==> flow/design.v (excerpt) <==
module usb_interface_v1_0 #
(
	parameter RESET_CYCLES = 100,
	parameter  C_M00_AXI_START_DATA_VALUE	= 32'h00000000,
	parameter  C_M00_AXI_TARGET_SLAVE_BASE_ADDR	= 32'h00000000,
	parameter integer C_M00_AXI_ADDR_WIDTH	= 32,
	parameter integer C_M00_AXI_DATA_WIDTH	= 32,
	parameter integer C_M00_AXI_TRANSACTIONS_NUM	= 4
) (
	input wire [(8 - 1):0] usb_data_in,
	output wire [(8 - 1):0] usb_data_out,
	output wire usb_data_oe,
	input wire [(1 + 4 + 4 + 16)-8-1:0] usb_addr,
	input wire usb_rd_n,
	input wire usb_wr_n,
	input wire usb_ce_n,
	output wire sw_reset_n,
	input wire  m00_axi_aclk,
	input wire  m00_axi_aresetn,
	output wire [C_M00_AXI_ADDR_WIDTH-1 : 0] m00_axi_awaddr,
	output wire [2 : 0] m00_axi_awprot,
	output wire  m00_axi_awvalid,
	input wire  m00_axi_awready,
	output wire [C_M00_AXI_DATA_WIDTH-1 : 0] m00_axi_wdata,
	output wire [C_M00_AXI_DATA_WIDTH/8-1 : 0] m00_axi_wstrb,
	output wire  m00_axi_wvalid,
	input wire  m00_axi_wready,
	input wire [1 : 0] m00_axi_bresp,
	input wire  m00_axi_bvalid,
	output wire  m00_axi_bready,
	output wire [C_M00_AXI_ADDR_WIDTH-1 : 0] m00_axi_araddr,
	output wire [2 : 0] m00_axi_arprot,
	output wire  m00_axi_arvalid,
	input wire  m00_axi_arready,
	input wire [C_M00_AXI_DATA_WIDTH-1 : 0] m00_axi_rdata,
	input wire [1 : 0] m00_axi_rresp,
	input wire  m00_axi_rvalid,
	output wire  m00_axi_rready
);
clock: 6.76 ns
lec_check: 0
cap_margin: 20
core_margin: 2
core_utilization: 66
cts_cluster_diameter: 41
hold_slack_margin: -0.09
max_routing_layer: met4
setup_slack_margin: 1.88
slew_margin: 20
tns_end_percent: 5
run.sh (not shown) runs the stock make flow with config.mk's settings and CLKGATE_MAP_FILE=.
The first run completed with no timing, DRC or antenna violations.
Then changed:
==> flow/config.mk (replaced) <==
export PLATFORM = sky130hd
export DESIGN_NAME = usb_interface_v1_0
export DESIGN_NICKNAME = usb_interface_v1_0
export VERILOG_FILES = /design/flow/design.v
export SDC_FILE = /design/flow/constraint.sdc
export NUM_CORES = 4
export LEC_CHECK = 0
export CAP_MARGIN = 40
export CORE_MARGIN = 2
export CORE_UTILIZATION = 72
export CTS_CLUSTER_SIZE = 68
export SLEW_MARGIN = 20
export TNS_END_PERCENT = 5
==> flow/constraint.sdc (replaced) <==
create_clock -name core_clock -period 3.05 [get_ports {m00_axi_aclk}]
set_input_delay 0.6100 -clock core_clock [delete_from_list [all_inputs] [get_ports {m00_axi_aclk}]]
set_output_delay 0.6100 -clock core_clock [all_outputs]
set_load 0.01 [all_outputs]
Outcome: The changed run reached the layout checks and failed them: setup timing; power came out higher by 110%; design area came out higher by 4.0%; cell count came out higher by 2.3%; sequential share of layout area came out lower by 1.8 points; wire length came out higher by 7.4%; sequential power came out higher by 120%; clock skew barely changes; synthesized cell count is unchanged; clock-buffer cell count came out lower by 11; combinational power came out higher to 2.7 times its value; via count came out higher by 6.7%.
Then changed:
--- a/flow/config.mk
+++ b/flow/config.mk
@@ -6,8 +6,11 @@
 export NUM_CORES = 4
 export LEC_CHECK = 0
-export CAP_MARGIN = 40
+export CAP_MARGIN = 30
+export CORE_ASPECT_RATIO = 1.17
 export CORE_MARGIN = 2
 export CORE_UTILIZATION = 72
-export CTS_CLUSTER_SIZE = 68
-export SLEW_MARGIN = 20
-export TNS_END_PERCENT = 5
+export CTS_CLUSTER_DIAMETER = 377
+export CTS_CLUSTER_SIZE = 14
+export GPL_ROUTABILITY_DRIVEN = 1
+export PLACE_DENSITY = 0.64
+export SLEW_MARGIN = 10
Effect:
- The changed run completed, yet does not pass: setup timing
- cell count came out lower by 0.67%
- total power came out lower by 8.7%
- non-clock buffer count is higher by 34

---

job 816:
usb_interface_v1_0 again, from the RTL that the note above started with.
clock: 3.05 ns
lec_check: 0
cap_margin: 40
core_margin: 2
core_utilization: 72
cts_cluster_size: 68
hold_slack_margin: 0.25
place_density: 0.83
slew_margin: 20
tns_end_percent: 5
Although it ran to completion, job 816 produced a layout that fails the final checks because of setup timing.
Edits applied to the flow inputs when going from job 816 to job 7894:
# job 816
export LEC_CHECK = 0
export CAP_MARGIN = 40
export CORE_MARGIN = 2
export CORE_UTILIZATION = 72
export CTS_CLUSTER_SIZE = 68
export HOLD_SLACK_MARGIN = 0.25
export PLACE_DENSITY = 0.83
export SLEW_MARGIN = 20
export TNS_END_PERCENT = 5
create_clock -name core_clock -period 3.05 [get_ports {m00_axi_aclk}]
# job 7894
export LEC_CHECK = 0
export CAP_MARGIN = 20
export CORE_MARGIN = 2
export CORE_UTILIZATION = 40
export PLACE_DENSITY = 0.6
export SLEW_MARGIN = 20
create_clock -name core_clock -period 10.0 [get_ports {m00_axi_aclk}]
[summary]
The flow did not stop early for job 7894: all stages ran, and the layout cleared the timing, design-rule and antenna checks.
Compared with job 816, job 7894 shows total wire length lower by 19 mm.
Job 7894 -> job 816: number of multi-input logic gates delta 0, exact match
Job 7894 against job 816: clock skew -0.027 ns; overall power shows a reduction of about 70%; post-layout worst setup margin shows an increase of 4.91 ns.
Job 816 has lower fraction of area in clock buffers and inverters than job 7894.
Job 7894 vs job 816, critical path's largest stage delay went up by 0.27 ns.
Between job 7894 and job 816, the number of standard cells reported by yosys figures differ only marginally.
The core of job 7894 is less densely filled than that of job 816.
Job 7894 vs job 816 — via count of the first global-routing pass dropped by more than 10%
The inputs of job 5162 differ from those of job 7894 as listed below.
# job 7894
export LEC_CHECK = 0
export CAP_MARGIN = 20
export CORE_MARGIN = 2
export CORE_UTILIZATION = 40
export PLACE_DENSITY = 0.6
export SLEW_MARGIN = 20
create_clock -name core_clock -period 10.0 [get_ports {m00_axi_aclk}]
# job 5162
export LEC_CHECK = 0
export ABC_AREA = 1
export CAP_MARGIN = 35
export CELL_PAD_IN_SITES_GLOBAL_PLACEMENT = 1
export CORE_ASPECT_RATIO = 0.9
export CORE_MARGIN = 2
export CORE_UTILIZATION = 72
export GPL_ROUTABILITY_DRIVEN = 0
export MAX_ROUTING_LAYER = met4
export SETUP_SLACK_MARGIN = 0.01
export SLEW_MARGIN = 20
export TNS_END_PERCENT = 80
create_clock -name core_clock -period 10.0 [get_ports {m00_axi_aclk}]
## What came out
Stage in which a tool error killed job 5162: global placement without I/O.
Job 5162 ended up with a lower average footprint of a synthesized cell than job 7894 did.
Changes observed in job 5162 relative to job 7894: simple-gate share of the synthesized area rose by 16 points; portion of netlist area occupied by mux cells fell by 21 points; die size fell by about 43%; part of the Yosys area used for sequential elements fell by 0.68 points; area of the placeable core fell by about 44%.
Job 5162 vs. job 7894: summed instance area of the synthesized netlist now larger, synthesized cell count now larger, area of the synthesized netlist per yosys stat now larger, xor and xnor fraction of the mapped netlist area now smaller.
Power figures rest on the tool's default switching activity, not on a simulated workload.
